`flow/design.v`:
```
package mem_types;
    localparam NUM_SETS = 32;
    localparam NUM_ISETS= 32;
    typedef struct packed {  
        logic [(31-($clog2(NUM_SETS)+5)):00] tag;
        logic [($clog2(NUM_SETS)-1):00] set_addr;
        logic [04:00] offset;
        logic   [31:0]  ufp_addr;
        logic   [3:0]   ufp_rmask;
        logic   [3:0]   ufp_wmask;
        logic   [31:0]  ufp_wdata;
    } cache_t;
    typedef struct packed {  
        logic [(31-($clog2(NUM_ISETS)+5)):00] tag;
        logic [($clog2(NUM_ISETS)-1):00] set_addr;
        logic [04:00] offset;
        logic   [31:0]  ufp_addr;
        logic   [3:0]   ufp_rmask;
        logic   [3:0]   ufp_wmask;
        logic   [31:0]  ufp_wdata;
    } icache_t;
endpackage : mem_types
package rv32i_types;
    localparam NUM_ARCH_REG = 32;
    localparam NUM_ROB_ENTRIES = 8;
    localparam NUM_PHYS_REG = NUM_ROB_ENTRIES+ 32;
    localparam PHYS_REG_IDX = $clog2(NUM_PHYS_REG) - 1;
    localparam ARCH_REG_IDX = $clog2(NUM_ARCH_REG) - 1;
    localparam NUM_RS_ENTRIES = 2;
    localparam ST_Q_ENTRIES = 2;  
    localparam LD_RS_ENTRIES = 2;  
    localparam BRANCH_PRED_M = 1;
    localparam NUM_ORDER = 10;
    typedef struct packed {
        logic valid;
        logic [63:0] order;
        logic [31:0] inst;
        logic [ARCH_REG_IDX:0] rs1_addr, rs2_addr, rd_addr;
        logic [31:0] rs1_rdata, rs2_rdata, rd_wdata;
        logic [31:0] pc_rdata;
        logic [31:0] pc_wdata;
        logic [31:0] mem_addr;
        logic [3:0] mem_rmask;
        logic [3:0] mem_wmask;
        logic [31:0] mem_rdata;
        logic [31:0] mem_wdata;
    } rvfi_t;
    typedef struct packed {
        logic [ARCH_REG_IDX:0] rd;
        logic [PHYS_REG_IDX:0] pd;
        logic valid;
        logic [$clog2(NUM_ROB_ENTRIES)-1:0] rob_entry_idx;
        logic [31:0] rs1_value, rs2_value, value;
        logic [6:0]  opcode;
        logic [31:0] pc;
        logic [31:0] calculated_pc_next;
        logic [31:0] mem_addr;
        logic [3:0]  mem_rmask;
        logic [3:0]  mem_wmask;
        logic [31:0]  mem_rdata;
        logic [31:0]  mem_wdata;
    } cdb_entry_t; 
    typedef struct packed {
        logic   [31:0]  inst;  
        logic   [31:0]  pc;
        logic   [31:0]  pc_next;  
        logic           valid;  
        logic   [PHYS_REG_IDX:0]   ps1_s, ps2_s, pd_s;
        logic   [ARCH_REG_IDX:0]  rd_s, rs1_s, rs2_s;
        logic   ps1_valid, ps2_valid;
        logic   [2:0]   funct3;
        logic   [6:0]   funct7;
        logic   [6:0]   opcode;
        logic   [31:0]  imm;
        logic   [63:0]  order;
        logic   [BRANCH_PRED_M - 1:0]   br_hist;
        logic           regf_we;
    } decode_rename_to_dispatch_t;  
    typedef struct packed {
        logic [PHYS_REG_IDX:0] pd;
        logic [ARCH_REG_IDX:0] rs1, rs2, rd;
        logic           write_en;  
    } decode_rename_to_RAT_t;  
    typedef struct packed {
        logic [PHYS_REG_IDX:0] ps1, ps2;
        logic ps1_valid, ps2_valid;
    } RAT_to_decode_rename_t;  
    typedef struct packed {
        logic [ARCH_REG_IDX:0] rd;
        logic [PHYS_REG_IDX:0] pd;
        logic [31:0] pc;
        logic [31:0] pc_next;
        logic [63:0] order;
        logic [6:0] opcode;
        logic [31:0] calculated_pc_next;
        logic   [BRANCH_PRED_M - 1:0]   br_hist;
    } dispatch_to_ROB_only_data_t;  
    typedef struct packed {
        dispatch_to_ROB_only_data_t dispatch_to_ROB_only_data;  
        rvfi_t rvfi;
        logic enqueue_rob;
    } dispatch_to_ROB_t;
    typedef struct packed {
        logic commit;
        dispatch_to_ROB_only_data_t dispatch_data;
        rvfi_t rvfi;
    } ROB_entry_t;
    typedef struct packed {
        logic [($clog2(NUM_ROB_ENTRIES)-1):0] rob_entry_idx;
        logic is_rob_full;
    } ROB_to_dispatch_t;  
    typedef struct packed {
        ROB_entry_t rob_entry;
        logic is_rob_empty;
    } ROB_to_RRF_t;
    typedef struct packed {
        logic dequeue;
    } RRF_to_ROB_t;
    typedef struct packed {
        logic ps1_valid, ps2_valid;
        logic [PHYS_REG_IDX:0] ps1, ps2, pd;
        logic [ARCH_REG_IDX:0] rd;
        logic [2:0] funct3;
        logic [6:0] funct7;
        logic [6:0] opcode;
        logic [31:0] imm;
        logic [$clog2(NUM_ROB_ENTRIES)-1:0] rob_entry_idx;
        logic [31:0] pc;
        logic valid;
    } dispatch_to_rs_t;
    typedef struct packed {
        logic ps1_valid, ps2_valid;
        logic [PHYS_REG_IDX:0] ps1, ps2, pd;
        logic [ARCH_REG_IDX:0] rd;
        logic [2:0] funct3;
        logic [6:0] opcode;
        logic [31:0] imm;
        logic [$clog2(NUM_ROB_ENTRIES)-1:0] rob_entry_idx;
        logic [31:0] pc;
        logic valid;
    } dispatch_to_lsq_t;
    typedef struct packed {
        logic ps1_valid, ps2_valid;
        logic [PHYS_REG_IDX:0] ps1, ps2, pd;
        logic [ARCH_REG_IDX:0] rd;
        logic [2:0] funct3;
        logic [6:0] funct7;
        logic [6:0] opcode;
        logic [31:0] imm;
        logic [$clog2(NUM_ROB_ENTRIES)-1:0] rob_entry_idx;
        logic [31:0] pc;
        logic valid;
    } rs_to_alu_t;
       typedef struct packed {
        logic ps1_valid, ps2_valid;
        logic [PHYS_REG_IDX:0] ps1, ps2, pd;
        logic [ARCH_REG_IDX:0] rd;
        logic [2:0] funct3;
        logic [6:0] funct7;
        logic [6:0] opcode;
        logic [31:0] imm;
        logic [$clog2(NUM_ROB_ENTRIES)-1:0] rob_entry_idx;
        logic [31:0] pc;
        logic valid;
    } rs_to_br_t;
    typedef struct packed {
        logic ps1_valid, ps2_valid;
        logic [PHYS_REG_IDX:0] ps1, ps2, pd;
        logic [ARCH_REG_IDX:0] rd;
        logic [2:0] funct3;
        logic [6:0] funct7;
        logic [6:0] opcode;
        logic [31:0] imm;
        logic [$clog2(NUM_ROB_ENTRIES)-1:0] rob_entry_idx;
        logic [31:0] pc;
        logic valid;
    } rs_to_mult_t;
    typedef struct packed {
        logic ps1_valid, ps2_valid;
        logic [PHYS_REG_IDX:0] ps1, ps2, pd;
        logic [ARCH_REG_IDX:0] rd;
        logic [2:0] funct3;
        logic [6:0] funct7;
        logic [6:0] opcode;
        logic [31:0] imm;
        logic [$clog2(NUM_ROB_ENTRIES)-1:0] rob_entry_idx;
        logic [31:0] pc;
        logic valid;
    } rs_to_div_t;
    typedef struct packed {
        logic [PHYS_REG_IDX:0] pd;
        logic [ARCH_REG_IDX:0] rd;
        logic [2:0] funct3;
        logic [6:0] opcode;
        logic [$clog2(NUM_ROB_ENTRIES)-1:0] rob_entry_idx;
        logic [31:0] pc;
        logic valid;
    } mult_pipe_t;
    typedef struct packed {
        rs_to_alu_t data;
        logic [NUM_ORDER:0] order;
    } ALU_RS_entry_t;
    typedef struct packed {
        rs_to_alu_t data;
        logic [NUM_ORDER:0] order;
    } MUL_RS_entry_t;
    typedef struct packed {
        rs_to_br_t data;
        logic [NUM_ORDER:0] order;
    } BR_RS_entry_t;
    typedef struct packed {
        dispatch_to_lsq_t data;
        logic valid;
    } lsq_entry_t;
    typedef struct packed {
       logic   [31:0]  inst;
       logic   [31:0]  pc;
       logic   [31:0]  pc_next;
       logic   [63:0]  order;
       logic           valid;  
    } fetch_to_queue;  
    typedef enum logic [6:0] {
        op_b_lui       = 7'b0110111,  
        op_b_auipc     = 7'b0010111,  
        op_b_jal       = 7'b1101111,  
        op_b_jalr      = 7'b1100111,  
        op_b_br        = 7'b1100011,  
        op_b_load      = 7'b0000011,  
        op_b_store     = 7'b0100011,  
        op_b_imm       = 7'b0010011,  
        op_b_reg       = 7'b0110011   
    } rv32i_opcode;
    typedef enum logic [6:0] {
        base           = 7'b0000000,
        variant        = 7'b0100000,
        mult           = 7'b0000001
    } funct7_t;
    typedef enum logic [2:0] {
        arith_f3_add   = 3'b000,  
        arith_f3_sll   = 3'b001,
        arith_f3_slt   = 3'b010,
        arith_f3_sltu  = 3'b011,
        arith_f3_xor   = 3'b100,
        arith_f3_sr    = 3'b101,  
        arith_f3_or    = 3'b110,
        arith_f3_and   = 3'b111
    } arith_f3_t;
    typedef enum logic [2:0] {
        load_f3_lb     = 3'b000,
        load_f3_lh     = 3'b001,
        load_f3_lw     = 3'b010,
        load_f3_lbu    = 3'b100,
        load_f3_lhu    = 3'b101
    } load_f3_t;
    typedef enum logic [2:0] {
        store_f3_sb    = 3'b000,
        store_f3_sh    = 3'b001,
        store_f3_sw    = 3'b010
    } store_f3_t;
    typedef enum logic [2:0] { 
        branch_f3_beq  = 3'b000,
        branch_f3_bne  = 3'b001,
        branch_f3_blt  = 3'b100,
        branch_f3_bge  = 3'b101,
        branch_f3_bltu = 3'b110,
        branch_f3_bgeu = 3'b111
    } branch_f3_t;
    typedef enum logic [2:0] {
        alu_op_add     = 3'b000,
        alu_op_sll     = 3'b001,
        alu_op_sra     = 3'b010,
        alu_op_sub     = 3'b011,
        alu_op_xor     = 3'b100,
        alu_op_srl     = 3'b101,
        alu_op_or      = 3'b110,
        alu_op_and     = 3'b111
    } alu_ops;
    typedef enum logic [2:0] {
        mul_op_mul      = 3'b000,
        mul_op_mulh     = 3'b001,
        mul_op_mulhsu   = 3'b010,
        mul_op_mulhu    = 3'b011,
        mul_op_div      = 3'b100,
        mul_op_divu     = 3'b101,
        mul_op_rem      = 3'b110,
        mul_op_remu     = 3'b111
    } mul_ops;
    typedef union packed {
        logic [31:0] word;
        struct packed {
            logic [11:0] i_imm;
            logic [4:0]  rs1;
            logic [2:0]  funct3;
            logic [4:0]  rd;
            rv32i_opcode opcode;
        } i_type;
        struct packed {
            logic [6:0]  funct7;
            logic [4:0]  rs2;
            logic [4:0]  rs1;
            logic [2:0]  funct3;
            logic [4:0]  rd;
            rv32i_opcode opcode;
        } r_type;
        struct packed {
            logic [11:5] imm_s_top;
            logic [4:0]  rs2;
            logic [4:0]  rs1;
            logic [2:0]  funct3;
            logic [4:0]  imm_s_bot;
            rv32i_opcode opcode;
        } s_type;
        struct packed {
            logic [11:5] imm_s_top;
            logic [4:0]  rs2;
            logic [4:0]  rs1;
            logic [2:0]  funct3;
            logic [4:0]  imm_s_bot;
            rv32i_opcode opcode;
        } b_type;
        struct packed {
            logic [31:12] imm;
            logic [4:0]   rd;
            rv32i_opcode  opcode;
        } j_type;
    } instr_t;
endpackage : rv32i_types
module div_seq (
    input  logic        clk,
    input  logic        rst,
    input  logic        start,
    input  logic [32:0] a,
    input  logic [32:0] b,
    output logic        complete,
    output logic [32:0] quotient,
    output logic [32:0] remainder,
    output logic        divide_by_0
);
logic [5:0]  cnt;
logic [32:0] q_reg;      
logic [32:0] r_reg;      
logic [32:0] d_reg;      
logic        neg_q, neg_r, dbz;
logic [32:0] a_save;
logic [33:0] r_shift;
logic [34:0] r_sub;
assign r_shift = {r_reg, q_reg[32]};
assign r_sub   = {1'b0, r_shift} - {2'b00, d_reg};
always_ff @(posedge clk) begin
    if (rst) begin
        cnt <= '0;
    end else if (start) begin
        cnt    <= 6'd33;
        q_reg  <= a[32] ? (~a + 33'd1) : a;
        d_reg  <= b[32] ? (~b + 33'd1) : b;
        r_reg  <= '0;
        neg_q  <= a[32] ^ b[32];
        neg_r  <= a[32];
        dbz    <= (b == '0);
        a_save <= a;
    end else if (cnt != '0) begin
        cnt <= cnt - 6'd1;
        if (r_sub[34]) begin
            r_reg <= r_shift[32:0];
            q_reg <= {q_reg[31:0], 1'b0};
        end else begin
            r_reg <= r_sub[32:0];
            q_reg <= {q_reg[31:0], 1'b1};
        end
    end
end
assign complete    = (cnt == '0);
assign divide_by_0 = dbz;
assign quotient    = dbz ? '1 : (neg_q ? (~q_reg + 33'd1) : q_reg);
assign remainder   = dbz ? a_save : (neg_r ? (~r_reg + 33'd1) : r_reg);
endmodule
module divider_exec #(
    parameter NUM_STAGES = 33
)(
    input   rv32i_types::rs_to_div_t rs_to_div,
    input   logic [31: 0]   ps1_value,
    input   logic [31: 0]   ps2_value,
    input   logic           clk, rst,
    input   logic           cdb_arb_dequeue,           
    input   logic           res_station_select_from_RS,        
    output  rv32i_types::cdb_entry_t div_queue_result,
    output  logic           div_queue_is_full_to_CDB,       
    output  logic           div_is_ready_to_RS             
);
logic   [31: 0] div_queue_result_value;
rv32i_types::rs_to_div_t div_to_cdb_arb;
enum logic [1:0] {
    busy,
    not_busy = 2'b01,
    reset
} state;
logic [32:0] op_a;
logic [32:0] op_b;
logic [32:0] quotient;
logic [32:0] remainder;
logic divide_by_zero;
struct packed {
    rv32i_types::rs_to_div_t data;
    logic [31:0] ps1_value_shadow;
    logic [31:0] ps2_value_shadow;
} shadow_input;
logic shadow_overflow_flag;
assign shadow_overflow_flag = (shadow_input.ps1_value_shadow == 32'h80000000) && (shadow_input.ps2_value_shadow == '1);
logic div_is_done;
assign div_queue_is_full_to_CDB = div_is_done && state == busy;
always_ff @ (posedge clk) begin
    if(rst) begin
        state <= reset;
    end else begin
        case(state)
            busy: begin
                state <= cdb_arb_dequeue ? not_busy : state;
            end
            not_busy: begin
                state <= res_station_select_from_RS ? busy : state;
                shadow_input.data <= rs_to_div;
                shadow_input.ps1_value_shadow <= ps1_value;
                shadow_input.ps2_value_shadow <= ps2_value;
            end
            default: begin  
                state <= div_is_done ? not_busy : state;
                shadow_input <= '0;
            end
        endcase
    end
end
always_comb begin
    op_a = '0;
    op_b = '0;
    if(!rst) begin
        unique case(rs_to_div.funct3[0])
            1'b0: begin
                op_a = {ps1_value[31], ps1_value};
                op_b = {ps2_value[31], ps2_value};
            end
            1'b1: begin
                op_a = {1'b0, ps1_value};
                op_b = {1'b0, ps2_value};
            end
        endcase
    end
end
div_seq div_ip (
                .clk(clk),
                .rst(rst),
                .start(res_station_select_from_RS),
                .a(op_a),
                .b(op_b),
                .complete(div_is_done),
                .quotient(quotient),
                .remainder(remainder),
                .divide_by_0(divide_by_zero)
            );
always_comb begin
    div_to_cdb_arb = '0;
    div_is_ready_to_RS = '0; 
    div_queue_result_value = '0;
    if(!rst) begin
        unique case(state)
            busy: begin
                div_to_cdb_arb = shadow_input.data;
                div_is_ready_to_RS = '0;
            end
            not_busy: begin
                div_to_cdb_arb = '0;
                div_is_ready_to_RS = '1;            
            end
            default: begin
                div_to_cdb_arb = '0;
                div_is_ready_to_RS = '0;            
            end
        endcase
        unique case(shadow_input.data.funct3[1:0])
            2'b00: begin
                div_queue_result_value = divide_by_zero ? '1 : quotient[31:0];
                div_queue_result_value = shadow_overflow_flag ? 32'h80000000 : div_queue_result_value;
            end
            2'b01: begin
                div_queue_result_value = divide_by_zero ? '1 : quotient[31:0];
            end
            2'b10:begin
                div_queue_result_value = remainder[31:0];
                div_queue_result_value = shadow_overflow_flag ? 0 : div_queue_result_value;
            end
            2'b11: begin
                div_queue_result_value = remainder[31:0];
            end
        endcase
    end
    div_queue_result                = '0;
    div_queue_result.rd             = shadow_input.data.rd;
    div_queue_result.pd             = shadow_input.data.pd;
    div_queue_result.valid          = shadow_input.data.valid;
    div_queue_result.rob_entry_idx  = shadow_input.data.rob_entry_idx;
    div_queue_result.rs1_value      = shadow_input.ps1_value_shadow;
    div_queue_result.rs2_value      = shadow_input.ps2_value_shadow;
    div_queue_result.value          = div_queue_result_value;
    div_queue_result.pc            = shadow_input.data.pc;
    div_queue_result.calculated_pc_next = shadow_input.data.pc + 32'd4;
    div_queue_result.opcode        = shadow_input.data.opcode;
    div_queue_result.mem_addr      = '0;
    div_queue_result.mem_rmask     = '0;
    div_queue_result.mem_wmask     = '0;
    div_queue_result.mem_rdata     = '0;
    div_queue_result.mem_wdata     = '0;
end
endmodule
module div_unit
(
    input  logic        clk,
    input  logic        rst,
    input  logic        issue,           
    input  logic [2:0]  funct3,          
    input  logic [6:0]  opcode,
    input  logic [4:0]  rd,
    input  logic [5:0]  pd,
    input  logic [2:0]  rob_idx,
    input  logic [31:0] pc,
    input  logic [31:0] ps1_value,
    input  logic [31:0] ps2_value,
    output logic        ready,           
    input  logic        cdb_dequeue,     
    output logic        res_valid,
    output logic [4:0]  res_rd,
    output logic [5:0]  res_pd,
    output logic [2:0]  res_rob_idx,
    output logic [31:0] res_value,
    output logic [31:0] res_rs1_value,
    output logic [31:0] res_rs2_value,
    output logic [31:0] res_pc,
    output logic [31:0] res_pc_next,
    output logic [6:0]  res_opcode
);
rv32i_types::rs_to_div_t rs;
rv32i_types::cdb_entry_t res;
always_comb begin
    rs               = '0;
    rs.valid         = issue;
    rs.funct3        = funct3;
    rs.opcode        = opcode;
    rs.rd            = rd;
    rs.pd            = pd;
    rs.rob_entry_idx = rob_idx;
    rs.pc            = pc;
end
divider_exec div (
    .rs_to_div                  (rs),
    .ps1_value                  (ps1_value),
    .ps2_value                  (ps2_value),
    .clk                        (clk),
    .rst                        (rst),
    .cdb_arb_dequeue            (cdb_dequeue),
    .res_station_select_from_RS (issue),
    .div_queue_result           (res),
    .div_queue_is_full_to_CDB   (res_valid),
    .div_is_ready_to_RS         (ready)
);
assign res_rd        = res.rd;
assign res_pd        = res.pd;
assign res_rob_idx   = res.rob_entry_idx;
assign res_value     = res.value;
assign res_rs1_value = res.rs1_value;
assign res_rs2_value = res.rs2_value;
assign res_pc        = res.pc;
assign res_pc_next   = res.calculated_pc_next;
assign res_opcode    = res.opcode;
endmodule
```
`flow/run.sh`:
```
#!/bin/bash
# the make line also repeats each setting of config.mk as NAME=value (left out here)
make -C /OpenROAD-flow-scripts/flow DESIGN_CONFIG=/design/flow/config.mk WORK_HOME=/design/flow/orfs CLKGATE_MAP_FILE= finish
```
`flow/config.mk`:
```
export PLATFORM = sky130hd
export DESIGN_NAME = div_unit
export DESIGN_NICKNAME = div_unit
export VERILOG_FILES = /design/flow/design.v
export SDC_FILE = /design/flow/constraint.sdc
export NUM_CORES = 4
export LEC_CHECK = 0
export CAP_MARGIN = 40
export CORE_MARGIN = 2
export CORE_UTILIZATION = 70
export CTS_CLUSTER_DIAMETER = 43
export CTS_CLUSTER_SIZE = 31
export GPL_TIMING_DRIVEN = 1
export PLACE_DENSITY = 0.37
export SETUP_SLACK_MARGIN = -0.3
export SLEW_MARGIN = 20
export TNS_END_PERCENT = 55
```
`flow/constraint.sdc`:
```
create_clock -name core_clock -period 4.2 [get_ports {clk}]
set_input_delay 0.8400 -clock core_clock [delete_from_list [all_inputs] [get_ports {clk}]]
set_output_delay 0.8400 -clock core_clock [all_outputs]
set_load 0.01 [all_outputs]
```
==> impl_metrics.env, run 1 <==
# implementation run metrics
export IMPL_worstSkewPairLatency_ns=0.53
export IMPL_max_clock_freq_mhz=206
export IMPL_critical_path_max_stage_delay_ns=0.56
export IMPL_async_reset_ff_frac=0
export IMPL_reg2regPathDepth=13
export IMPL_most_common_cell="edfxtp_1"
export IMPL_cpLargestDelayFamily="simple AND/OR/NAND/NOR gates"
export IMPL_crit_slowest_cell="or4_1"
export IMPL_overflow=0
export IMPL_yosys_area_share_aoi=0.133
export IMPL_worst_r2r_startpoint="div.div_ip.r_reg[0]"
export IMPL_synthesis_area_um2=16900
export IMPL_numCtsBuffers=36
export IMPL_grt_max_degree=122
export IMPL_fin_crit_sh=1.15
export IMPL_routedWlPerCell_um=25.1
export IMPL_status="failed layout checks"
export IMPL_gp_congestion=0.928
export IMPL_hold_start="div.state[0]"
export IMPL_vias=15618
export IMPL_netlist_instances=1726
export IMPL_drtAntennaViolNets=0
export IMPL_whs_path_depth=2
export IMPL_fp_util=0.717
export IMPL_power_leakage_nw=8.09
export IMPL_finalHoldViolCount=0
export IMPL_fp_nets=1892
export IMPL_cts_tree="done"
export IMPL_cts_sinks=262
export IMPL_finalClockSkew_ns=0.0248
export IMPL_p_seq_frac=0.365
export IMPL_p_clk_mw=3.22
export IMPL_cp_depth=11
export IMPL_cp_endpoint="res_value[22]"
export IMPL_chip_area_um2=25400
export IMPL_layout_setup_ws_ns=-0.646
export IMPL_yosysWarnings=3
export IMPL_rsz0062_at_grt="yes"
export IMPL_powerDensity_nw_per_um2=463
export IMPL_p_comb_frac=0.307
export IMPL_syn_to_final_growth_pct=25.9
export IMPL_hold_path_endpoint="div.state[0]"
export IMPL_port_buffers=305
export IMPL_warning_count=33
export IMPL_first_iter_violations=2257
export IMPL_fp_dieH_um=159
export IMPL_cp_startpoint="div.div_ip.q_reg[12]"
export IMPL_adder_share=0.0316
export IMPL_synth_top_cells_by_count="253 x edfxtp_1, 158 x nor2_1, 127 x and2_1"
export IMPL_worstReg2RegEnd="div.div_ip.r_reg[16]"
export IMPL_simple_gate_area_frac=0.193
export IMPL_core_area_um2=23500
export IMPL_holdCritPathClass="reg -> reg"
export IMPL_placed_area_um2=19800
export IMPL_grt_pass1_vias=14909
export IMPL_p_int_mw=6.56
export IMPL_synth_yosys_seq_area_share=0.461
export IMPL_post_dp_hpwl_um=37300
export IMPL_slew_viol_final=0
export IMPL_flop_cell="edfxtp_1"
export IMPL_antenna_found_initial=1
export IMPL_fin_nets=2119
export IMPL_ys_area_um2=16900
export IMPL_worstMarginPinSlew_ns=0.821
export IMPL_drt_pass1_iterations=8
export IMPL_synth_distinct_cells=69
export IMPL_setup_viol=35
export IMPL_drc=0
export IMPL_critical_path_buf_inv_count=2
export IMPL_ys_cells=1726
export IMPL_worstSetupPathType="reg -> out"
export IMPL_avgViaCountPerCell=6.79
export IMPL_reg2reg_setup_slack_ns=0.33
export IMPL_clock_root_buffer="clkbuf_16"
export IMPL_pg_seq_mw=3.59
export IMPL_power_frac_clock=0.327
export IMPL_die_x_um=159
export IMPL_cp_max_fo=3
export IMPL_cts_htree_levels=2
export IMPL_final_area_um2=21200
export IMPL_cts_buffer_depth=3
export IMPL_synth_area_mux_share=0.00949
export IMPL_synth_avg_cell_area_um2=9.78
export IMPL_check_failures="setup timing"
export IMPL_ys_top_cells_by_area="edfxtp_1 45%, buf_4 5.3%, xnor2_1 5.2%"
export IMPL_drv_cap=0
export IMPL_top_cell_area_share=0.450
export IMPL_ir_worst_vdd_mv=0.425
export IMPL_power_group_top="registers"
export IMPL_grt_pass1_wl_um=84300
export IMPL_endpoint_kind="output pin"
export IMPL_worstPathRequired_ns=3.36
export IMPL_min_period_ns=4.85
export IMPL_final_core_util=0.902
export IMPL_switching_share=0.332
export IMPL_grt_usage=0.424
export IMPL_slew_headroom=0.448
export IMPL_top_logic_kind="simple AND/OR/NAND/NOR gates"
export IMPL_numSynthFlops=262
export IMPL_worstPathArrival_ns=4.01
export IMPL_edf_count=253
export IMPL_xor_share=0.0866
export IMPL_io_pins=307
export IMPL_totalWireLength_um=57700
export IMPL_synth_largest_area_cell="edfxtp_1"
export IMPL_row_count=56
export IMPL_p_switching_mw=3.27
export IMPL_startpoint_type="flop"
export IMPL_p_comb_mw=3.02
export IMPL_clkSlewWorstSetupHoldPaths_ns=0.05
export IMPL_path_cells="or4_1, or2_2, buf_4, or2_2, o41ai_2, xnor2_1, nor2_1, a21oi_1, o22ai_1, nor2_1, clkdlybuf4s50_1"
-- through the flow --
stage | TNS, ns | power [mW] | cells | setup WS [ns] | hold WS [ns]
2_1_floorplan | -60.80 | 5.36 | 1726 | -0.274 | 0.422
5_1_grt | -10.55 | 10.1 | 2301 | -0.651 | 0.493
3_5_place_dp | -2.14 | 6.41 | 2227 | -0.417 | 0.459
4_1_cts | -6.85 | 9.62 | 2296 | -0.578 | 0.466
6_report | -7.23 | 9.83 | 2301 | -0.646 | 0.459
3_3_place_gp | -1.68 | 6.29 | 2227 | -0.393 | 0.454
-- what timing repair did --
action / CTS / global route
setup endpoints to repair: 16 / 16
setup buffers: 4 / 0
gates resized: 51 / 9
pin swaps: 27 / 9
hold buffers: 0 / 0
-- area by class of cell --
| type | instances | area [um2] |
|---|---|---|
| inverter | 62 | 233 |
| fill | 966 | 2300 |
| antenna | 1 | 2.50 |
| tap | 319 | 399 |
| clock buffer | 42 | 976 |
| sequential | 262 | 7780 |
| multi-input combinational | 1202 | 7790 |
| clock inverter | 24 | 282 |
| timing repair buffer | 389 | 3780 |
-- routing by layer --
layer	vias up	routed length, um	global-route usage
met5	-	0	0
met3	415	6790	0.0844
met4	0	4770	0.257
met1	7199	18800	0.506
li1	6539	-	-
met2	1465	27300	0.715
==> run 2, diff against run 1 <==
Settings changed: ABC_AREA set to 1, CAP_MARGIN 40 to 0, CELL_PAD_IN_SITES_DETAIL_PLACEMENT set to 1, CORE_UTILIZATION 70 to 57, CTS_CLUSTER_DIAMETER 43 to 290, CTS_CLUSTER_SIZE 31 to 98, GPL_ROUTABILITY_DRIVEN set to 0, GPL_TIMING_DRIVEN 1 to 0, MAX_ROUTING_LAYER set to met4, MIN_ROUTING_LAYER set to met2, PLACE_DENSITY 0.37 to unset, PLACE_DENSITY_LB_ADDON set to 0.04, SETUP_SLACK_MARGIN -0.3 to unset, TNS_END_PERCENT 55 to 35.
Clock period 4.2 ns to 3.93 ns, I/O delays scaled along.
==> run 2 against run 1 <==
The flow now stops in 3_5_place_dp. Area after synthesis rose by 12%. Synthesized cell count is 48% higher. Die size rose by 36%.
==> impl_metrics.env, run 2 <==
# implementation run metrics
export IMPL_synth_area_mux_share=0
export IMPL_synth_top_cells_by_count="680 x nand2_1, 376 x inv_1, 275 x nor2_1"
export IMPL_fp_util=0.579
export IMPL_port_buffers=304
export IMPL_synth_avg_cell_area_um2=7.41
export IMPL_core_area_um2=32600
export IMPL_status="stopped before the end"
export IMPL_numSynthFlops=262
export IMPL_ys_top_cells_by_area="edfxtp_1 40%, nand2_1 14%, inv_1 7.5%"
export IMPL_synth_yosys_seq_area_share=0.412
export IMPL_netlist_instances=2549
export IMPL_fp_dieH_um=186
export IMPL_most_common_cell="nand2_1"
export IMPL_ys_area_um2=18900
export IMPL_row_count=66
export IMPL_xor_share=0.0450
export IMPL_top_cell_area_share=0.402
export IMPL_synth_largest_area_cell="edfxtp_1"
export IMPL_synth_distinct_cells=49
export IMPL_die_x_um=186
export IMPL_ys_cells=2549
export IMPL_chip_area_um2=34600
export IMPL_yosysWarnings=3
export IMPL_async_reset_ff_frac=0
export IMPL_io_pins=307
export IMPL_simple_gate_area_frac=0.286
export IMPL_edf_count=253
export IMPL_synthesis_area_um2=18900
export IMPL_yosys_area_share_aoi=0.0829
export IMPL_error="[ERROR DPL-0033] detailed placement checks failed during check placement."
export IMPL_adder_share=0.0282
export IMPL_fp_nets=2715
export IMPL_top_logic_kind="simple AND/OR/NAND/NOR gates"
export IMPL_flop_cell="edfxtp_1"
export IMPL_failed_stage="3_5_place_dp"
run 2: per-stage QoR:
step / std cells / setup WS [ns] / hold slack, ns / cell area, um2 / TNS, ns
global placement: 3295 / -2.38 / 0.431 / 22500 / -378.95
floorplan: 2549 / -0.853 / 0.419 / 18900 / -59.31
==> run 3, diff against run 2 <==
Settings changed: ABC_AREA 1 to unset, CELL_PAD_IN_SITES_DETAIL_PLACEMENT 1 to unset, CORE_UTILIZATION 57 to 70, CTS_CLUSTER_DIAMETER 290 to 379, CTS_CLUSTER_SIZE 98 to 31, GPL_ROUTABILITY_DRIVEN 0 to unset, GPL_TIMING_DRIVEN 0 to 1, HOLD_SLACK_MARGIN set to 0.29, MAX_ROUTING_LAYER met4 to unset, MIN_ROUTING_LAYER met2 to unset, PLACE_DENSITY set to 0.37, PLACE_DENSITY_LB_ADDON 0.04 to unset, SETUP_SLACK_MARGIN set to -0.3, TNS_END_PERCENT 35 to 55.
Clock period 3.93 ns to 4.02 ns, I/O delays scaled along.
==> run 3 against run 2 <==
Die size shrank 27%. Area after synthesis shrank 11%. Synthesized cell count shrank 32%. Now fails the layout checks on setup timing.
==> impl_metrics.env, run 3 <==
# implementation run metrics
export IMPL_p_switching_mw=2.85
export IMPL_endpoint_kind="output pin"
export IMPL_fp_util=0.717
export IMPL_wl_met3_um=5560
export IMPL_crit_slowest_cell="or4_4"
export IMPL_switching_share=0.343
export IMPL_drc=0
export IMPL_cts_htree_levels=1
export IMPL_fin_crit_sh=1.22
export IMPL_critical_path_max_stage_delay_ns=0.57
export IMPL_ir_worst_vdd_mv=0.441
export IMPL_worstMarginPinSlew_ns=1.06
export IMPL_critical_path_buf_inv_count=1
export IMPL_clkSlewWorstSetupHoldPaths_ns=0.12
export IMPL_synth_yosys_seq_area_share=0.461
export IMPL_whs_path_depth=2
export IMPL_synth_distinct_cells=69
export IMPL_p_comb_frac=0.374
export IMPL_yosysWarnings=3
export IMPL_grt_pass1_vias=14269
export IMPL_io_pins=307
export IMPL_p_clk_mw=1.47
export IMPL_clock_root_buffer="clkbuf_16"
export IMPL_gp_congestion=0.957
export IMPL_fin_nets=2111
export IMPL_most_common_cell="edfxtp_1"
export IMPL_path_cells="or4_4, or4_4, or4_4, or4_4, o41ai_2, xor2_1, mux2i_1, o22ai_2, nor2_2, buf_2"
export IMPL_met1_length_um=17700
export IMPL_first_iter_violations=1947
export IMPL_avgViaCountPerCell=6.58
export IMPL_worstSkewPairLatency_ns=0.50
export IMPL_async_reset_ff_frac=0
export IMPL_p_int_mw=5.46
export IMPL_flop_cell="edfxtp_1"
export IMPL_p_comb_mw=3.11
export IMPL_cp_startpoint="div.div_ip.r_reg[10]"
export IMPL_syn_to_final_growth_pct=21.3
export IMPL_worstPathRequired_ns=3.22
export IMPL_finalHoldViolCount=0
export IMPL_ys_area_um2=16900
export IMPL_ys_cells=1726
export IMPL_drt_pass1_iterations=6
export IMPL_status="failed layout checks"
export IMPL_worstPathArrival_ns=4.09
export IMPL_fp_nets=1892
export IMPL_chip_area_um2=25400
export IMPL_synth_top_cells_by_count="253 x edfxtp_1, 158 x nor2_1, 127 x and2_1"
export IMPL_hold_start="div.state[0]"
export IMPL_yosys_area_share_aoi=0.133
export IMPL_worst_r2r_startpoint="div.div_ip.r_reg[1]"
export IMPL_grt_max_degree=122
export IMPL_synth_area_mux_share=0.00949
export IMPL_row_count=56
export IMPL_n_antenna_cell=0
export IMPL_p_seq_frac=0.449
export IMPL_power_leakage_nw=7.77
export IMPL_slew_headroom=0.291
export IMPL_routedWlPerCell_um=23.1
export IMPL_slew_viol_final=0
export IMPL_top_logic_kind="simple AND/OR/NAND/NOR gates"
export IMPL_reg2reg_setup_slack_ns=0.06
export IMPL_cpLargestDelayFamily="simple AND/OR/NAND/NOR gates"
export IMPL_cp_max_fo=3
export IMPL_edf_count=253
export IMPL_power_group_top="registers"
export IMPL_min_period_ns=4.89
export IMPL_synth_largest_area_cell="edfxtp_1"
export IMPL_post_dp_hpwl_um=38400
export IMPL_rsz0062_at_grt="yes"
export IMPL_cts_sinks=262
export IMPL_grt_pass1_wl_um=79300
export IMPL_holdCritPathClass="reg -> reg"
export IMPL_port_buffers=305
export IMPL_core_area_um2=23500
export IMPL_warning_count=34
export IMPL_power_mw=8.31
export IMPL_xor_share=0.0866
export IMPL_adder_share=0.0316
export IMPL_layout_setup_ws_ns=-0.872
export IMPL_netlist_instances=1726
export IMPL_top_cell_area_share=0.450
export IMPL_cp_depth=10
export IMPL_synth_avg_cell_area_um2=9.78
export IMPL_grt_usage=0.396
export IMPL_worstSetupPathType="reg -> out"
export IMPL_pg_seq_mw=3.73
export IMPL_crit_top_cell="or4_4"
export IMPL_antenna_found_initial=0
export IMPL_numCtsBuffers=12
export IMPL_met2WireLength_um=25700
export IMPL_worstReg2RegEnd="div.div_ip.r_reg[11]"
export IMPL_simple_gate_area_frac=0.193
export IMPL_powerDensity_nw_per_um2=406
export IMPL_max_clock_freq_mhz=204
export IMPL_startpoint_type="flop"
export IMPL_power_frac_clock=0.177
export IMPL_totalWireLength_um=52300
export IMPL_fp_dieH_um=159
export IMPL_finalClockSkew_ns=0.0228
export IMPL_overflow=0
export IMPL_numSynthFlops=262
export IMPL_vias=14901
export IMPL_cp_endpoint="res_value[29]"
export IMPL_cts_buffer_depth=3
export IMPL_drv_cap=0
export IMPL_reg2regPathDepth=13
export IMPL_setup_viol=32
export IMPL_whs_ns=0.487
export IMPL_drtAntennaViolNets=0
export IMPL_check_failures="setup timing"
export IMPL_ys_top_cells_by_area="edfxtp_1 45%, buf_4 5.3%, xnor2_1 5.2%"
export IMPL_die_x_um=159
export IMPL_cts_tree="done"
export IMPL_synthesis_area_um2=16900
export IMPL_top_layer="met4"
export IMPL_hold_path_endpoint="div.state[0]"
-- run 3: cell type report --
class                   count  area, um2
clock inverters             1       20.0
flip-flops and latches    262       7780
repair buffers            405       3820
well taps                 319        399
inverters                  62        233
multi-input cells        1202       7900
fillers                  1212       3060
clock buffers              15        333
-- run 3: what timing repair did --
action / in CTS / in global routing
resized: 57 / 46
pin swaps: 19 / 25
endpoints found under the setup margin: 19 / 30
buffers inserted: 4 / 6
hold buffers: 0 / 0
endpoints found under the hold margin: 0 / 0
-- run 3: per-stage QoR --
stage                     setup slack (ns)  utilization  cell area, um2  std cells  TNS [ns]
after floorplan                     -0.281            -           16900       1726    -51.02
after global placement              -0.473        0.844           19900       2240     -2.89
after detailed placement            -0.620        0.844           19900       2240     -4.13
after CTS                           -0.716        0.864           20300       2260    -12.18
after global routing                -0.996        0.870           20500       2266    -15.16
final                               -0.872        0.870           20500       2266    -10.97
-- run 3: per-layer routing --
layer  vias to the layer above  GRT usage
li1                       6498          -
met1                      6962      0.483
met2                      1181      0.689
met3                       260     0.0628
met4                         0      0.197
met5                         -          0
==> run 4, diff against run 3 <==
Settings changed: CAP_MARGIN 0 to 20, CELL_PAD_IN_SITES_DETAIL_PLACEMENT set to 1, CELL_PAD_IN_SITES_GLOBAL_PLACEMENT set to 2, CORE_MARGIN 2 to 7, CORE_UTILIZATION 70 to 40, CTS_CLUSTER_DIAMETER 379 to 110, CTS_CLUSTER_SIZE 31 to unset, GPL_TIMING_DRIVEN 1 to unset, HOLD_SLACK_MARGIN 0.29 to 0.11, MAX_ROUTING_LAYER set to met4, PLACE_DENSITY 0.37 to unset, PLACE_DENSITY_LB_ADDON set to 0.19, SETUP_SLACK_MARGIN -0.3 to 0.23, SLEW_MARGIN 20 to 0, TNS_END_PERCENT 55 to unset.
Clock period 4.02 ns to 5.5 ns, I/O delays scaled along.
==> run 4 against run 3 <==
The run now finishes clean. Critical path type unchanged. Total power decreased by 17%. Clock-buffer cell count up 21. Sequential share of layout area fell by 0.37 points. Non-clock buffer count decreased by 71. Setup slack better by 1.2 ns.
==> impl_metrics.env, run 4 <==
# implementation run metrics
export IMPL_preCtsSetupSlack_ns=0.516
export IMPL_most_common_cell="edfxtp_1"
export IMPL_hold_start="div.state[0]"
export IMPL_clkSlewWorstSetupHoldPaths_ns=0.06
export IMPL_synth_top_cells_by_count="253 x edfxtp_1, 158 x nor2_1, 127 x and2_1"
export IMPL_worstPathRequired_ns=4.40
export IMPL_ys_area_um2=16900
export IMPL_synthesis_area_um2=16900
export IMPL_antenna_found_initial=6
export IMPL_fp_util=0.404
export IMPL_p_seq_frac=0.411
export IMPL_finalHoldViolCount=0
export IMPL_p_comb_mw=2.04
export IMPL_cts_buffer_depth=3
export IMPL_status="complete, no violations"
export IMPL_gp_congestion=0.877
export IMPL_ys_top_cells_by_area="edfxtp_1 45%, buf_4 5.3%, xnor2_1 5.2%"
export IMPL_cp_startpoint="div.div_ip.r_reg[10]"
export IMPL_port_buffers=305
export IMPL_endpoint_kind="output pin"
export IMPL_rsz0062_at_grt="yes"
export IMPL_setup_viol=0
export IMPL_edf_count=253
export IMPL_critical_path_max_stage_delay_ns=0.58
export IMPL_crit_top_cell="or4_4"
export IMPL_synth_largest_area_cell="edfxtp_1"
export IMPL_p_comb_frac=0.296
export IMPL_cts_tree="done"
export IMPL_vias=13610
export IMPL_drv_cap=0
export IMPL_fin_nets=2059
export IMPL_cts_htree_levels=1
export IMPL_max_clock_freq_mhz=192
export IMPL_synth_avg_cell_area_um2=9.78
export IMPL_worstReg2RegEnd="div.div_ip.r_reg[21]"
export IMPL_p_switching_mw=2.27
export IMPL_warning_count=34
export IMPL_finalSetupTns_ns=0
export IMPL_drtAntennaViolNets=0
export IMPL_cpLargestDelayFamily="simple AND/OR/NAND/NOR gates"
export IMPL_critical_path_buf_inv_count=2
export IMPL_flop_cell="edfxtp_1"
export IMPL_grt_pass1_vias=14086
export IMPL_crit_slowest_cell="or4_4"
export IMPL_reg2regPathDepth=14
export IMPL_logic_area_um2=7750
export IMPL_power_frac_clock=0.293
export IMPL_fp_dieH_um=219
export IMPL_worstSetupPathType="reg -> out"
export IMPL_clock_root_buffer="clkbuf_16"
export IMPL_worstMarginPinSlew_ns=1.20
export IMPL_cts_sinks=262
export IMPL_adder_share=0.0316
export IMPL_drt_pass1_iterations=5
export IMPL_totalWireLength_um=58300
export IMPL_avgViaCountPerCell=5.54
export IMPL_routedWlPerCell_um=23.7
export IMPL_cp_max_fo=6
export IMPL_power_group_top="registers"
export IMPL_path_cells="or4_4, or4_4, or4_4, buf_4, o31ai_1, xor2_1, a21oi_1, o22ai_1, nor2_1, clkdlybuf4s50_1"
export IMPL_grt_usage=0.242
export IMPL_simple_gate_area_frac=0.193
export IMPL_powerDensity_nw_per_um2=333
export IMPL_synth_yosys_seq_area_share=0.461
export IMPL_layout_setup_ws_ns=0.297
export IMPL_p_int_mw=4.63
export IMPL_flop_area_um2=7780
export IMPL_async_reset_ff_frac=0
export IMPL_switching_share=0.328
export IMPL_io_pins=307
export IMPL_ir_worst_vdd_mv=0.288
export IMPL_synth_area_mux_share=0.00949
export IMPL_first_iter_violations=926
export IMPL_netlist_instances=1726
export IMPL_numCtsBuffers=31
export IMPL_core_area_um2=41800
export IMPL_chip_area_um2=48200
export IMPL_xor_share=0.0866
export IMPL_slew_headroom=0.202
export IMPL_slew_viol_final=0
export IMPL_cp_endpoint="res_value[25]"
export IMPL_fp_nets=1892
export IMPL_power_leakage_nw=7.62
export IMPL_top_cell_area_share=0.450
export IMPL_reg2reg_setup_slack_ns=1.39
export IMPL_post_dp_hpwl_um=43600
export IMPL_p_clk_mw=2.02
export IMPL_grt_pass1_wl_um=87400
export IMPL_grt_max_degree=123
export IMPL_die_x_um=219
export IMPL_pg_seq_mw=2.84
export IMPL_min_period_ns=5.20
export IMPL_worstSkewPairLatency_ns=0.60
export IMPL_worstPathArrival_ns=4.10
export IMPL_row_count=75
export IMPL_holdCritPathClass="reg -> reg"
export IMPL_yosys_area_share_aoi=0.133
export IMPL_worst_r2r_startpoint="div.div_ip.q_reg[32]"
export IMPL_synth_distinct_cells=69
export IMPL_nFillCells=4624
export IMPL_top_logic_kind="simple AND/OR/NAND/NOR gates"
export IMPL_syn_to_final_growth_pct=22.6
export IMPL_cts_hold_fix_buffers=0
export IMPL_cp_depth=10
export IMPL_hold_path_endpoint="div.state[0]"
export IMPL_whs_path_depth=2
export IMPL_yosysWarnings=3
export IMPL_ys_cells=1726
export IMPL_fin_crit_sh=0.946
export IMPL_finalClockSkew_ns=0.0117
export IMPL_startpoint_type="flop"
export IMPL_overflow=0
export IMPL_numSynthFlops=262
export IMPL_drc=0
-- run 4: metal layers --
layer  vias up  global-route usage  part of all wire
met1      6795               0.286              0.41
li1       6417                   -                 -
met2       310               0.432              0.52
met5         -                   -                 0
met3        88              0.0273             0.041
met4         0              0.0772             0.032
-- run 4: cell type report --
class                      instances  area share
sequential                       262       0.376
multi-input combinational       1202       0.375
timing repair buffer             334       0.158
clock buffer                      36      0.0384
tap                              539      0.0326
inverter                          62      0.0112
clock inverter                    18     0.00816
antenna                            5    0.000605
-- run 4: through the flow --
stage               instances  cell area (um2)  total power [mW]  utilization  hold WS (ns)
detailed placement       2393            19600              4.90        0.470         0.468
CTS                      2451            20600              6.95        0.494         0.479
global route             2458            20700              7.22        0.496         0.480
global placement         2392            19600              4.84        0.470         0.439
floorplan                1726            16900              4.09            -         0.422
finish                   2458            20700              6.90        0.496         0.474
-- run 4: what timing repair did --
action | in CTS | in global routing
endpoints found under the setup margin | 8 | 9
buffers inserted | 4 | 2
resized | 11 | 16
pin swaps | 1 | 6
==> run 5, diff against run 4 <==
Settings changed: CELL_PAD_IN_SITES_DETAIL_PLACEMENT 1 to 0, CELL_PAD_IN_SITES_GLOBAL_PLACEMENT 2 to 0, CORE_UTILIZATION 40 to 46, CTS_CLUSTER_DIAMETER 110 to 392, MIN_ROUTING_LAYER set to met2, SLEW_MARGIN 0 to 20.
==> run 5 against run 4 <==
Highest routed layer unchanged. Clock power barely moved. Clock skew rose by 0.019 ns. Largest cell class unchanged. Still clean. Non-clock buffer count rose by 2. Critical endpoint is now res_value[19]. Sequential power fell by 1%.
==> impl_metrics.env, run 5 <==
# implementation run metrics
export IMPL_setup_viol=0
export IMPL_routedWlPerCell_um=22.9
export IMPL_top_logic_kind="simple AND/OR/NAND/NOR gates"
export IMPL_max_clock_freq_mhz=191
export IMPL_yosysWarnings=3
export IMPL_p_switching_mw=2.33
export IMPL_overflow=0
export IMPL_worstSetupPathType="reg -> out"
export IMPL_gp_congestion=1.01
export IMPL_placed_area_um2=19500
export IMPL_adder_share=0.0316
export IMPL_slew_headroom=0.325
export IMPL_worstPathArrival_ns=4.13
export IMPL_first_iter_violations=4116
export IMPL_row_count=70
export IMPL_grt_pass1_vias=19479
export IMPL_avgViaCountPerCell=7.78
export IMPL_startpoint_type="flop"
export IMPL_fp_nets=1892
export IMPL_fp_dieH_um=206
export IMPL_worstReg2RegEnd="div.div_ip.r_reg[21]"
export IMPL_die_x_um=206
export IMPL_synth_top_cells_by_count="253 x edfxtp_1, 158 x nor2_1, 127 x and2_1"
export IMPL_powerDensity_nw_per_um2=338
export IMPL_top_cell_area_share=0.450
export IMPL_cp_depth=9
export IMPL_worst_r2r_startpoint="div.div_ip.q_reg[32]"
export IMPL_core_area_um2=36300
export IMPL_simple_gate_area_frac=0.193
export IMPL_hold_start="div.state[0]"
export IMPL_vias=18637
export IMPL_grt_pass1_wl_um=81500
export IMPL_holdCritPathClass="reg -> reg"
export IMPL_status="complete, no violations"
export IMPL_clkSlewWorstSetupHoldPaths_ns=0.06
export IMPL_grt_usage=0.396
export IMPL_synthesis_area_um2=16900
export IMPL_p_comb_frac=0.306
export IMPL_slew_viol_final=0
export IMPL_p_clk_mw=2.04
export IMPL_power_leakage_nw=7.66
export IMPL_fin_crit_sh=0.951
export IMPL_cp_endpoint="res_value[19]"
export IMPL_numSynthFlops=262
export IMPL_path_cells="or4_4, or4_4, or3_2, o31ai_1, xor2_1, a21oi_1, o22ai_1, nor2_1, clkdlybuf4s50_1"
export IMPL_edf_count=253
export IMPL_fin_nets=2061
export IMPL_chip_area_um2=42300
export IMPL_final_area_um2=20600
export IMPL_most_common_cell="edfxtp_1"
export IMPL_finalSetupTns_ns=0
export IMPL_ir_worst_vdd_mv=0.284
export IMPL_ys_top_cells_by_area="edfxtp_1 45%, buf_4 5.3%, xnor2_1 5.2%"
export IMPL_synth_avg_cell_area_um2=9.78
export IMPL_io_pins=307
export IMPL_synth_distinct_cells=69
export IMPL_final_core_util=0.568
export IMPL_xor_share=0.0866
export IMPL_drc=0
export IMPL_rsz0062_at_grt="yes"
export IMPL_worstPathRequired_ns=4.40
export IMPL_drt_pass1_iterations=15
export IMPL_synth_area_mux_share=0.00949
export IMPL_switching_share=0.334
export IMPL_synth_yosys_seq_area_share=0.461
export IMPL_drtAntennaViolNets=0
export IMPL_worstMarginPinSlew_ns=1.01
export IMPL_p_comb_mw=2.13
export IMPL_pg_seq_mw=2.80
export IMPL_hold_path_endpoint="div.state[0]"
export IMPL_synth_largest_area_cell="edfxtp_1"
export IMPL_totalWireLength_um=54800
export IMPL_power_frac_clock=0.293
export IMPL_min_period_ns=5.23
export IMPL_cp_max_fo=6
export IMPL_cp_startpoint="div.div_ip.r_reg[10]"
export IMPL_netlist_instances=1726
export IMPL_worstSkewPairLatency_ns=0.61
export IMPL_critical_path_buf_inv_count=1
export IMPL_p_seq_frac=0.401
export IMPL_crit_top_cell="or4_4"
export IMPL_reg2regPathDepth=14
export IMPL_whs_path_depth=2
export IMPL_drv_cap=0
export IMPL_clock_root_buffer="clkbuf_16"
export IMPL_antenna_found_initial=0
export IMPL_cpLargestDelayFamily="simple AND/OR/NAND/NOR gates"
export IMPL_async_reset_ff_frac=0
export IMPL_numCtsBuffers=31
export IMPL_crit_slowest_cell="or4_4"
export IMPL_reg2reg_setup_slack_ns=1.48
export IMPL_post_dp_hpwl_um=39700
export IMPL_finalClockSkew_ns=0.0302
export IMPL_fp_util=0.464
export IMPL_grt_max_degree=122
export IMPL_critical_path_max_stage_delay_ns=0.58
export IMPL_cts_buffer_depth=3
export IMPL_p_int_mw=4.65
export IMPL_cts_tree="done"
export IMPL_cts_htree_levels=1
export IMPL_power_mw=6.97
export IMPL_cts_sinks=262
export IMPL_ys_cells=1726
export IMPL_warning_count=33
export IMPL_power_group_top="registers"
export IMPL_finalHoldViolCount=0
export IMPL_ys_area_um2=16900
export IMPL_flop_cell="edfxtp_1"
export IMPL_syn_to_final_growth_pct=22.2
export IMPL_port_buffers=305
export IMPL_yosys_area_share_aoi=0.133
export IMPL_endpoint_kind="output pin"
## run 5: timing repair
action                                 CTS  global route
buffers inserted                         4             1
endpoints found under the hold margin    0             0
hold buffers                             0             0
pin swaps                                0             8
resized                                  8            13
setup endpoints to repair                8            12
## run 5: stage by stage
stage / hold slack, ns / instances / setup WS [ns]
2_1_floorplan: 0.422 / 1726 / 0.694
3_3_place_gp: 0.439 / 2325 / 0.533
3_5_place_dp: 0.456 / 2325 / 0.536
4_1_cts: 0.464 / 2387 / 0.0237
5_1_grt: 0.472 / 2388 / 0.190
6_report: 0.466 / 2395 / 0.267
## run 5: cell type report
| type | count | area, um2 |
|---|---|---|
| antenna | 7 | 17.5 |
| clock buffer | 37 | 798 |
| clock inverter | 21 | 186 |
| fill | 3189 | 15700 |
| inverter | 62 | 233 |
| multi-input combinational | 1202 | 7750 |
| sequential | 262 | 7780 |
| tap | 468 | 586 |
| timing repair buffer | 336 | 3280 |
## run 5: routing by layer
metal	vias to the layer above	GRT usage	wire length [um]
met2	5198	0.482	27000
met5	-	-	0
li1	6384	-	-
met3	668	0.491	21800
met1	6387	-	0
met4	0	0.0663	6020
==> run 6, diff against run 5 <==
Settings changed: ABC_AREA set to 1, CELL_PAD_IN_SITES_DETAIL_PLACEMENT 0 to unset, CELL_PAD_IN_SITES_GLOBAL_PLACEMENT 0 to unset, CORE_MARGIN 7 to 2, CORE_UTILIZATION 46 to 67, CTS_CLUSTER_DIAMETER 392 to unset, CTS_CLUSTER_SIZE set to 37, HOLD_SLACK_MARGIN 0.11 to 0.29, MAX_ROUTING_LAYER met4 to unset, MIN_ROUTING_LAYER met2 to unset, PLACE_DENSITY_LB_ADDON 0.19 to unset, SETUP_SLACK_MARGIN 0.23 to 0.94, TNS_END_PERCENT set to 5.
Clock period 5.5 ns to 3.32 ns, I/O delays scaled along.
==> run 6 against run 5 <==
The layout now fails its checks (setup timing). Flip-flop count unchanged. Area after synthesis increased by 12%. Clock skew decreased by 0.0078 ns. Register-to-register slack got worse by 1.2 ns. Clock power increased by about 60%. Critical endpoint is now res_value[25].
==> impl_metrics.env, run 6 <==
# implementation run metrics
export IMPL_synthesis_area_um2=18900
export IMPL_top_cell_area_share=0.402
export IMPL_syn_to_final_growth_pct=28.9
export IMPL_power_mw=12.7
export IMPL_antenna_found_initial=3
export IMPL_clock_root_buffer="clkbuf_16"
export IMPL_drt_pass1_iterations=13
export IMPL_synth_avg_cell_area_um2=7.41
export IMPL_critical_path_max_stage_delay_ns=0.41
export IMPL_port_buffers=305
export IMPL_flop_area_um2=7780
export IMPL_drv_cap=0
export IMPL_warning_count=33
export IMPL_cp_startpoint="div.shadow_input[7]"
export IMPL_whs_path_depth=2
export IMPL_whs_ns=0.485
export IMPL_numSynthFlops=262
export IMPL_cts_hold_fix_buffers=0
export IMPL_post_dp_hpwl_um=45600
export IMPL_fin_nets=2990
export IMPL_cts_sinks=262
export IMPL_switching_share=0.389
export IMPL_totalWireLength_um=78700
export IMPL_synth_distinct_cells=49
export IMPL_numCtsBuffers=29
export IMPL_worstMarginPinSlew_ns=1.03
export IMPL_hold_path_endpoint="div.state[0]"
export IMPL_worstPathArrival_ns=2.73
export IMPL_worstSkewPairLatency_ns=0.58
export IMPL_p_seq_frac=0.360
export IMPL_gp_congestion=1.01
export IMPL_cp_endpoint="res_value[25]"
export IMPL_powerDensity_nw_per_um2=523
export IMPL_ys_cells=2549
export IMPL_final_core_util=0.876
export IMPL_startpoint_type="flop"
export IMPL_die_x_um=172
export IMPL_drc=0
export IMPL_drtAntennaViolNets=0
export IMPL_reg2reg_setup_slack_ns=0.27
export IMPL_grt_max_degree=83
export IMPL_pg_seq_mw=4.57
export IMPL_fin_crit_sh=1.02
export IMPL_max_clock_freq_mhz=295
export IMPL_netlist_instances=2549
export IMPL_grt_pass1_vias=19136
export IMPL_worstPathRequired_ns=2.66
export IMPL_p_int_mw=7.77
export IMPL_cts_tree="done"
export IMPL_row_count=61
export IMPL_cts_buffer_depth=3
export IMPL_clkSlewWorstSetupHoldPaths_ns=0.06
export IMPL_p_comb_frac=0.384
export IMPL_vias=21078
export IMPL_adder_share=0.0282
export IMPL_logic_area_um2=9730
export IMPL_grt_usage=0.466
export IMPL_worstReg2RegEnd="div.div_ip.r_reg[31]"
export IMPL_p_comb_mw=4.88
export IMPL_fp_util=0.680
export IMPL_xor_share=0.0450
export IMPL_edf_count=253
export IMPL_finalHoldViolCount=0
export IMPL_check_failures="setup timing"
export IMPL_cpLargestDelayFamily="simple AND/OR/NAND/NOR gates"
export IMPL_io_pins=307
export IMPL_avgViaCountPerCell=6.54
export IMPL_power_leakage_nw=11.4
export IMPL_critical_path_buf_inv_count=2
export IMPL_chip_area_um2=29500
export IMPL_power_group_top="combinational logic"
export IMPL_hold_start="div.state[0]"
export IMPL_ys_top_cells_by_area="edfxtp_1 40%, nand2_1 14%, inv_1 7.5%"
export IMPL_core_area_um2=27800
export IMPL_worstSetupPathType="reg -> out"
export IMPL_flop_cell="edfxtp_1"
export IMPL_fp_nets=2715
export IMPL_p_switching_mw=4.95
export IMPL_finalClockSkew_ns=0.0224
export IMPL_async_reset_ff_frac=0
export IMPL_placed_area_um2=21600
export IMPL_rsz0062_at_grt="yes"
export IMPL_crit_top_cell="nand4_1"
export IMPL_routedWlPerCell_um=24.4
export IMPL_worst_r2r_startpoint="div.div_ip.r_reg[7]"
export IMPL_power_frac_clock=0.256
export IMPL_p_clk_mw=3.26
export IMPL_holdCritPathClass="reg -> reg"
export IMPL_synth_top_cells_by_count="680 x nand2_1, 376 x inv_1, 275 x nor2_1"
export IMPL_synth_yosys_seq_area_share=0.412
export IMPL_ys_area_um2=18900
export IMPL_fp_dieH_um=172
export IMPL_cp_max_fo=12
export IMPL_grt_pass1_wl_um=105000
export IMPL_nFillCells=1320
export IMPL_cp_depth=10
export IMPL_overflow=0
export IMPL_synth_area_mux_share=0
export IMPL_finalSetupTns_ns=-0.909
export IMPL_path_cells="nand4_1, nor2_1, nand4_1, nor2_4, nand2_4, nand2_8, inv_8, o21ai_1, a21oi_1, clkdlybuf4s15_1"
export IMPL_synth_largest_area_cell="edfxtp_1"
export IMPL_simple_gate_area_frac=0.286
export IMPL_yosys_area_share_aoi=0.0829
export IMPL_slew_viol_final=0
export IMPL_final_area_um2=24300
export IMPL_status="failed layout checks"
export IMPL_ir_worst_vdd_mv=0.465
export IMPL_setup_viol=24
export IMPL_cts_htree_levels=1
export IMPL_yosysWarnings=3
export IMPL_layout_setup_ws_ns=-0.0750
export IMPL_endpoint_kind="output pin"
export IMPL_top_logic_kind="simple AND/OR/NAND/NOR gates"
export IMPL_most_common_cell="nand2_1"
export IMPL_first_iter_violations=4202
export IMPL_reg2regPathDepth=12
export IMPL_crit_slowest_cell="edfxtp_1"
export IMPL_slew_headroom=0.307
export IMPL_min_period_ns=3.39
run 6: final cells by class:
| type | instances | share of cell area |
|---|---|---|
| multi-input combinational | 1699 | 0.400 |
| sequential | 262 | 0.320 |
| timing repair buffer | 430 | 0.161 |
| inverter | 401 | 0.0628 |
| clock buffer | 42 | 0.0326 |
| tap | 378 | 0.0194 |
| clock inverter | 11 | 0.00447 |
| timing repair inverter | 1 | 0.000360 |
| antenna | 1 | 0.000103 |
run 6: routing by layer:
metal / track usage / vias up / share of wire
li1: - / 8636 / -
met4: 0.283 / 4 / 0.10
met3: 0.133 / 762 / 0.16
met1: 0.558 / 9354 / 0.31
met5: 0 / - / 0.00042
met2: 0.747 / 2322 / 0.43
run 6: metrics by stage:
stage	worst slack, ns	cells
2_1_floorplan	0.0797	2549
3_3_place_gp	-0.00391	3084
3_5_place_dp	-0.0846	3084
4_1_cts	0.173	3203
5_1_grt	-0.150	3224
6_report	-0.0750	3225
run 6: repair_timing:
item	CTS	global route
setup endpoints to repair	135	156
pin swaps	31	86
buffers inserted	64	21
gates cloned	2	0
gates resized	255	369
==> run 7, diff against run 6 <==
Settings changed: ABC_AREA 1 to unset, CAP_MARGIN 20 to 35, CELL_PAD_IN_SITES_GLOBAL_PLACEMENT set to 3, CORE_UTILIZATION 67 to 53, CTS_CLUSTER_DIAMETER set to 163, CTS_CLUSTER_SIZE 37 to 58, HOLD_SLACK_MARGIN 0.29 to unset, MAX_ROUTING_LAYER set to met4, PLACE_DENSITY set to 0.6, SETUP_SLACK_MARGIN 0.94 to 0.62, SLEW_MARGIN 20 to 0, TNS_END_PERCENT 5 to 10.
Clock period 3.32 ns to 5.5 ns, I/O delays scaled along.
==> run 7 against run 6 <==
The run now fails in 3_1_place_gp_skip_io. Die size grew 13%. Synthesized cell count decreased by 32%. Area after synthesis decreased by 11%.
==> impl_metrics.env, run 7 <==
# implementation run metrics
export IMPL_fp_dieH_um=182
export IMPL_flop_cell="edfxtp_1"
export IMPL_fp_nets=1892
export IMPL_row_count=65
export IMPL_ys_top_cells_by_area="edfxtp_1 45%, buf_4 5.3%, xnor2_1 5.2%"
export IMPL_top_logic_kind="simple AND/OR/NAND/NOR gates"
export IMPL_simple_gate_area_frac=0.193
export IMPL_core_area_um2=31500
export IMPL_status="stopped before the end"
export IMPL_yosysWarnings=3
export IMPL_async_reset_ff_frac=0
export IMPL_synth_yosys_seq_area_share=0.461
export IMPL_edf_count=253
export IMPL_ys_cells=1726
export IMPL_yosys_area_share_aoi=0.133
export IMPL_adder_share=0.0316
export IMPL_netlist_instances=1726
export IMPL_synthesis_area_um2=16900
export IMPL_error="[ERROR GPL-0301] Utilization 106.268 % exceeds 100%."
export IMPL_numSynthFlops=262
export IMPL_synth_area_mux_share=0.00949
export IMPL_die_x_um=182
export IMPL_synth_distinct_cells=69
export IMPL_failed_stage="3_1_place_gp_skip_io"
export IMPL_fp_util=0.536
export IMPL_xor_share=0.0866
export IMPL_ys_area_um2=16900
export IMPL_synth_largest_area_cell="edfxtp_1"
export IMPL_chip_area_um2=33300
export IMPL_most_common_cell="edfxtp_1"
export IMPL_synth_avg_cell_area_um2=9.78
export IMPL_top_cell_area_share=0.450
export IMPL_synth_top_cells_by_count="253 x edfxtp_1, 158 x nor2_1, 127 x and2_1"
==> run 8, diff against run 7 <==
Settings changed: CAP_MARGIN 35 to 40, CELL_PAD_IN_SITES_DETAIL_PLACEMENT set to 2, CELL_PAD_IN_SITES_GLOBAL_PLACEMENT 3 to unset, CORE_UTILIZATION 53 to 62, CTS_CLUSTER_DIAMETER 163 to 290, CTS_CLUSTER_SIZE 58 to 98, GPL_ROUTABILITY_DRIVEN set to 0, GPL_TIMING_DRIVEN set to 1, MIN_ROUTING_LAYER set to met2, PLACE_DENSITY 0.6 to 0.8, SETUP_SLACK_MARGIN 0.62 to -0.02, SLEW_MARGIN 0 to 20, TNS_END_PERCENT 10 to 55.
Clock period 5.5 ns to 4.88 ns, I/O delays scaled along.
==> run 8 against run 7 <==
The run fails in 3_5_place_dp. Area after synthesis unchanged. Synthesized cell count unchanged. Die size decreased by 14%.
==> impl_metrics.env, run 8 <==
# implementation run metrics
export IMPL_error="[ERROR DPL-0033] detailed placement checks failed during check placement."
export IMPL_ys_area_um2=16900
export IMPL_fp_dieH_um=169
export IMPL_fp_nets=1892
export IMPL_port_buffers=305
export IMPL_status="stopped before the end"
export IMPL_ys_cells=1726
export IMPL_synth_distinct_cells=69
export IMPL_edf_count=253
export IMPL_die_x_um=169
export IMPL_core_area_um2=26900
export IMPL_async_reset_ff_frac=0
export IMPL_flop_cell="edfxtp_1"
export IMPL_synth_area_mux_share=0.00949
export IMPL_simple_gate_area_frac=0.193
export IMPL_yosysWarnings=3
export IMPL_synthesis_area_um2=16900
export IMPL_numSynthFlops=262
export IMPL_row_count=60
export IMPL_failed_stage="3_5_place_dp"
export IMPL_most_common_cell="edfxtp_1"
export IMPL_synth_largest_area_cell="edfxtp_1"
export IMPL_yosys_area_share_aoi=0.133
export IMPL_synth_avg_cell_area_um2=9.78
export IMPL_xor_share=0.0866
export IMPL_adder_share=0.0316
export IMPL_netlist_instances=1726
export IMPL_top_logic_kind="simple AND/OR/NAND/NOR gates"
export IMPL_ys_top_cells_by_area="edfxtp_1 45%, buf_4 5.3%, xnor2_1 5.2%"
export IMPL_fp_util=0.628
export IMPL_synth_yosys_seq_area_share=0.461
export IMPL_synth_top_cells_by_count="253 x edfxtp_1, 158 x nor2_1, 127 x and2_1"
export IMPL_top_cell_area_share=0.450
export IMPL_io_pins=307
export IMPL_chip_area_um2=28600
-- run 8: through the flow --
step	TNS [ns]	total power, mW	instance area, um2	worst slack [ns]
after floorplan	-56.36	4.61	16900	-0.854
after global placement	0	5.38	19500	0.187
==> run 9, diff against run 8 <==
Settings changed: CELL_PAD_IN_SITES_DETAIL_PLACEMENT 2 to unset, CORE_UTILIZATION 62 to 71, CTS_CLUSTER_DIAMETER 290 to unset, GPL_ROUTABILITY_DRIVEN 0 to unset, MAX_ROUTING_LAYER met4 to unset, MIN_ROUTING_LAYER met2 to unset, PLACE_DENSITY 0.8 to 0.65, SETUP_SLACK_MARGIN -0.02 to -0.14.
==> run 9 against run 8 <==
Synthesized cell count unchanged. Now fails the layout checks on setup timing. Area after synthesis unchanged. Die size decreased by 12%.
==> impl_metrics.env, run 9 <==
# implementation run metrics
export IMPL_p_switching_mw=2.58
export IMPL_top_cell_area_share=0.450
export IMPL_synth_top_cells_by_count="253 x edfxtp_1, 158 x nor2_1, 127 x and2_1"
export IMPL_cp_depth=9
export IMPL_antenna_found_initial=6
export IMPL_drtAntennaViolNets=0
export IMPL_switching_share=0.339
export IMPL_clock_root_buffer="clkbuf_16"
export IMPL_post_dp_hpwl_um=37900
export IMPL_cts_sinks=262
export IMPL_row_count=56
export IMPL_check_failures="setup timing"
export IMPL_hold_start="div.state[0]"
export IMPL_drv_cap=0
export IMPL_overflow=0
export IMPL_fin_crit_sh=1.02
export IMPL_syn_to_final_growth_pct=20.9
export IMPL_io_pins=307
export IMPL_powerDensity_nw_per_um2=373
export IMPL_status="failed layout checks"
export IMPL_synth_largest_area_cell="edfxtp_1"
export IMPL_grt_pass1_wl_um=83900
export IMPL_yosys_area_share_aoi=0.133
export IMPL_cp_startpoint="div.div_ip.r_reg[10]"
export IMPL_clkSlewWorstSetupHoldPaths_ns=0.06
export IMPL_power_leakage_nw=7.63
export IMPL_cp_max_fo=6
export IMPL_cp_endpoint="res_value[22]"
export IMPL_worstReg2RegEnd="div.div_ip.r_reg[21]"
export IMPL_fp_nets=1892
export IMPL_place_inst=2186
export IMPL_flop_cell="edfxtp_1"
export IMPL_post_cts_setup_buffers=0
export IMPL_xor_share=0.0866
export IMPL_path_cells="or4_4, or4_4, or4_4, o21ai_0, xor2_1, a21oi_1, o22ai_1, nor2_1, clkdlybuf4s50_1"
export IMPL_nFillCells=1117
export IMPL_worst_r2r_startpoint="div.div_ip.q_reg[32]"
export IMPL_chip_area_um2=25000
export IMPL_ys_cells=1726
export IMPL_hold_path_endpoint="div.state[0]"
export IMPL_reg2reg_setup_slack_ns=0.72
export IMPL_cts_buffer_depth=3
export IMPL_whs_path_depth=2
export IMPL_port_buffers=305
export IMPL_ir_worst_vdd_mv=0.384
export IMPL_top_logic_kind="simple AND/OR/NAND/NOR gates"
export IMPL_crit_slowest_cell="or4_4"
export IMPL_setup_viol=9
export IMPL_fp_dieH_um=158
export IMPL_worstPathArrival_ns=3.99
export IMPL_layout_setup_ws_ns=-0.0853
export IMPL_ys_top_cells_by_area="edfxtp_1 45%, buf_4 5.3%, xnor2_1 5.2%"
export IMPL_fin_cells=2241
export IMPL_holdCritPathClass="reg -> reg"
export IMPL_drt_pass1_iterations=9
export IMPL_p_comb_mw=2.46
export IMPL_pg_seq_mw=3.13
export IMPL_whs_ns=0.477
export IMPL_grt_pass1_vias=14269
export IMPL_power_group_top="registers"
export IMPL_worstMarginPinSlew_ns=0.820
export IMPL_synth_distinct_cells=69
export IMPL_synthesis_area_um2=16900
export IMPL_p_int_mw=5.04
export IMPL_cts_tree="done"
export IMPL_simple_gate_area_frac=0.193
export IMPL_synth_area_mux_share=0.00949
export IMPL_drc=0
export IMPL_netlist_instances=1726
export IMPL_avgViaCountPerCell=6.74
export IMPL_totalWireLength_um=56800
==> run 9: cell type report <==
class,instances,area [um2],share of cell area
flip-flops and latches,262,7780,0.381
inverters,62,233,0.0114
well taps,319,399,0.0196
diodes,5,12.5,0.000613
clock buffers,29,704,0.0345
clock inverters,19,126,0.00619
repair buffers,343,3390,0.166
multi-input cells,1202,7770,0.381
==> run 9: per-layer routing <==
metal	wire, um	up-vias	GRT usage	part of all wire
met1	18400	6998	0.517	0.32
met3	6950	343	0.119	0.12
met2	26800	1342	0.734	0.47
li1	-	6432	-	-
met5	0	-	0	0
met4	4530	0	0.297	0.080
==> run 9: timing repair <==
action,in CTS,in global routing
gates resized,9,20
setup endpoints to repair,6,11
pin swaps,0,5
==> run 9: metrics by stage <==
stage	setup TNS, ns	worst slack, ns	cell area, um2	utilization	power, mW
floorplan	-56.36	-0.854	16900	-	4.61
global placement	0	0.211	19400	0.830	5.36
detailed placement	0	0.170	19400	0.831	5.47
CTS	-0.831	-0.146	20300	0.866	7.48
global route	-1.30	-0.159	20400	0.872	7.84
finish	-0.336	-0.0853	20400	0.872	7.62
Power and IR drop assume default switching activity.
